==> inputs of trial 52 <==
Design DE2_115_Project_Top, start of the top module:
module DE2_115_Project_Top (
    input  wire        CLOCK_50,
    input  wire        RST,       
    input  wire [3:0]  KEY,       
    input  wire [17:0] SW,        
    output wire [7:0]  LCD_DATA,
    output wire        LCD_RS,
    output wire        LCD_RW,
    output wire        LCD_EN,
    output wire        LCD_ON,   
    output wire        LCD_BLON
);
Settings: LEC_CHECK=0, ABC_AREA=1, CAP_MARGIN=5, CELL_PAD_IN_SITES_GLOBAL_PLACEMENT=0, CORE_ASPECT_RATIO=0.9, CORE_MARGIN=2, CORE_UTILIZATION=72, CTS_CLUSTER_DIAMETER=169, GPL_ROUTABILITY_DRIVEN=1, PLACE_DENSITY=0.63, SETUP_SLACK_MARGIN=-0.42, SLEW_MARGIN=40; clock period 5.99 ns.
run.sh (not shown) runs the stock make flow with config.mk's settings and CLKGATE_MAP_FILE=.
==> trial 51 (differences from trial 52) <==
- ABC_AREA: 1 -> unset
- CAP_MARGIN: 5 -> 20
- CELL_PAD_IN_SITES_GLOBAL_PLACEMENT: 0 -> unset
- CORE_ASPECT_RATIO: 0.9 -> unset
- CORE_UTILIZATION: 72 -> 66
- CTS_CLUSTER_DIAMETER: 169 -> unset
- GPL_ROUTABILITY_DRIVEN: 1 -> unset
- PLACE_DENSITY: 0.63 -> unset
- SETUP_SLACK_MARGIN: -0.42 -> 3.63
- SLEW_MARGIN: 40 -> 20
==> flow/constraint.sdc (replaced) <==
create_clock -name core_clock -period 13.6 [get_ports {CLOCK_50}]
set_input_delay 2.7200 -clock core_clock [delete_from_list [all_inputs] [get_ports {CLOCK_50}]]
set_output_delay 2.7200 -clock core_clock [all_outputs]
set_load 0.01 [all_outputs]
==> impl_metrics.env <==
# source this file to load flow results
export IMPL_worst_slack_ps=-1320
export IMPL_check_failures="setup timing"
export IMPL_outcome="complete, but fails checks"
export IMPL_powerDensity_nw_per_um2=189
export IMPL_comb_area_um2=18900
export IMPL_multi_input_comb_cells=3136
export IMPL_setup_viol=18
export IMPL_ys_cells=4572
export IMPL_cp_num_buf_inv=11
export IMPL_startpoint="cpu.lcd_value[5]"
export IMPL_utilization=0.865
export IMPL_reg2reg_depth=66
export IMPL_hold_start="cpu.wait_timer[11]"
export IMPL_comb_share=0.442
export IMPL_dp_slack_ps=-833
export IMPL_synth_area_um2=36200
the above is filed under trial 52

==> impl_metrics.env <==
# source this file to load flow results
export IMPL_startpoint="cpu.lcd_value[0]"
export IMPL_utilization=0.719
export IMPL_powerDensity_nw_per_um2=87.8
export IMPL_cp_num_buf_inv=4
export IMPL_comb_area_um2=20600
export IMPL_synth_flops=522
export IMPL_comb_share=0.519
export IMPL_ys_cells=3513
export IMPL_dp_slack_ps=3650
export IMPL_regToRegEndpoint="display_ctrl.lcd_buffer[29][3]"
export IMPL_outcome="complete, no violations"
export IMPL_crit_type="reg2reg"
export IMPL_clk_path_buf_depth=3
export IMPL_cts_root_buf="clkbuf_16"
export IMPL_timing_fmax_ghz=0.107
export IMPL_multi_input_comb_cells=2594
export IMPL_slew_headroom=0.176
export IMPL_reg2reg_depth=33
export IMPL_setup_viol=0
export IMPL_synth_area_um2=36700
the above is filed under trial 51


==> fjord <==
DE2_115_Project_Top again, from the RTL that the note above started with.
Settings: LEC_CHECK=0, CAP_MARGIN=20, CELL_PAD_IN_SITES_GLOBAL_PLACEMENT=0, CORE_ASPECT_RATIO=0.57, CORE_MARGIN=2, CORE_UTILIZATION=67, CTS_CLUSTER_DIAMETER=169, GPL_ROUTABILITY_DRIVEN=1, SLEW_MARGIN=0; clock period 2.34 ns.
==> nickel: changes against fjord <==
--- a/flow/config.mk
+++ b/flow/config.mk
@@ -8,8 +8,9 @@
 export CAP_MARGIN = 20
-export CELL_PAD_IN_SITES_GLOBAL_PLACEMENT = 0
+export CELL_PAD_IN_SITES_GLOBAL_PLACEMENT = 1
 export CORE_ASPECT_RATIO = 0.57
 export CORE_MARGIN = 2
-export CORE_UTILIZATION = 67
+export CORE_UTILIZATION = 58
 export CTS_CLUSTER_DIAMETER = 169
 export GPL_ROUTABILITY_DRIVEN = 1
+export PLACE_DENSITY_LB_ADDON = 0.18
 export SLEW_MARGIN = 0
==> flow/constraint.sdc (replaced) <==
create_clock -name core_clock -period 5.76 [get_ports {CLOCK_50}]
set_input_delay 1.1520 -clock core_clock [delete_from_list [all_inputs] [get_ports {CLOCK_50}]]
set_output_delay 1.1520 -clock core_clock [all_outputs]
set_load 0.01 [all_outputs]
==> cedar: changes against fjord <==
==> flow/config.mk (replaced) <==
export PLATFORM = sky130hd
export DESIGN_NAME = DE2_115_Project_Top
export DESIGN_NICKNAME = DE2_115_Project_Top
export VERILOG_FILES = /design/flow/design.v
export SDC_FILE = /design/flow/constraint.sdc
export NUM_CORES = 4
export LEC_CHECK = 0
export ABC_AREA = 1
export CAP_MARGIN = 20
export CORE_MARGIN = 2
export CORE_UTILIZATION = 72
export CTS_CLUSTER_DIAMETER = 245
export SLEW_MARGIN = 20
==> flow/constraint.sdc (replaced) <==
create_clock -name core_clock -period 6.85 [get_ports {CLOCK_50}]
set_input_delay 1.3700 -clock core_clock [delete_from_list [all_inputs] [get_ports {CLOCK_50}]]
set_output_delay 1.3700 -clock core_clock [all_outputs]
set_load 0.01 [all_outputs]
==> results.cfg <==
; implementation run metrics
[cts]
ctsResizeCount = 388
postCtsSetupBuffers = 126

[yosys]
synth_top_area_share = 0.334
ys_sh_simple = 0.177
synthXorXnorAreaFrac = 0.0428
synth_cells = 3513

[run_status]
outcome = stopped before the end
haltStage = 5_1_grt
error_line = [ERROR GRT-0232] Routing congestion too high. Check the congestion heatmap in the GUI.

[global_routing]
grt_use_met2 = 1.04

[floorplanning]
fp.dieW_um = 314

[placed_design]
dp_cells = 4866
routabilityCongestion = 1.00
the above is filed under fjord

==> results.cfg <==
; implementation run metrics
[yosys]
synth_top_area_share = 0.338
synth_cells = 4572
ys_sh_simple = 0.232

[cts]
postCtsSetupBuffers = 38

[run_status]
so_faults = setup timing
outcome = failed layout checks

[timing]
setup_slack_ns = -0.350
setup_viol = 8

[placed_design]
routabilityCongestion = 0.960
the above is filed under cedar

==> results.cfg <==
; implementation run metrics
[timing]
setup_viol = 17
setup_slack_ns = -2.32

[yosys]
synth_top_area_share = 0.334
synth_cells = 3513

[floorplanning]
fp.dieW_um = 337

[cts]
postCtsSetupBuffers = 70
ctsResizeCount = 137

[run_status]
so_faults = setup timing
outcome = failed layout checks

[placed_design]
dp_cells = 4657
the above is filed under nickel

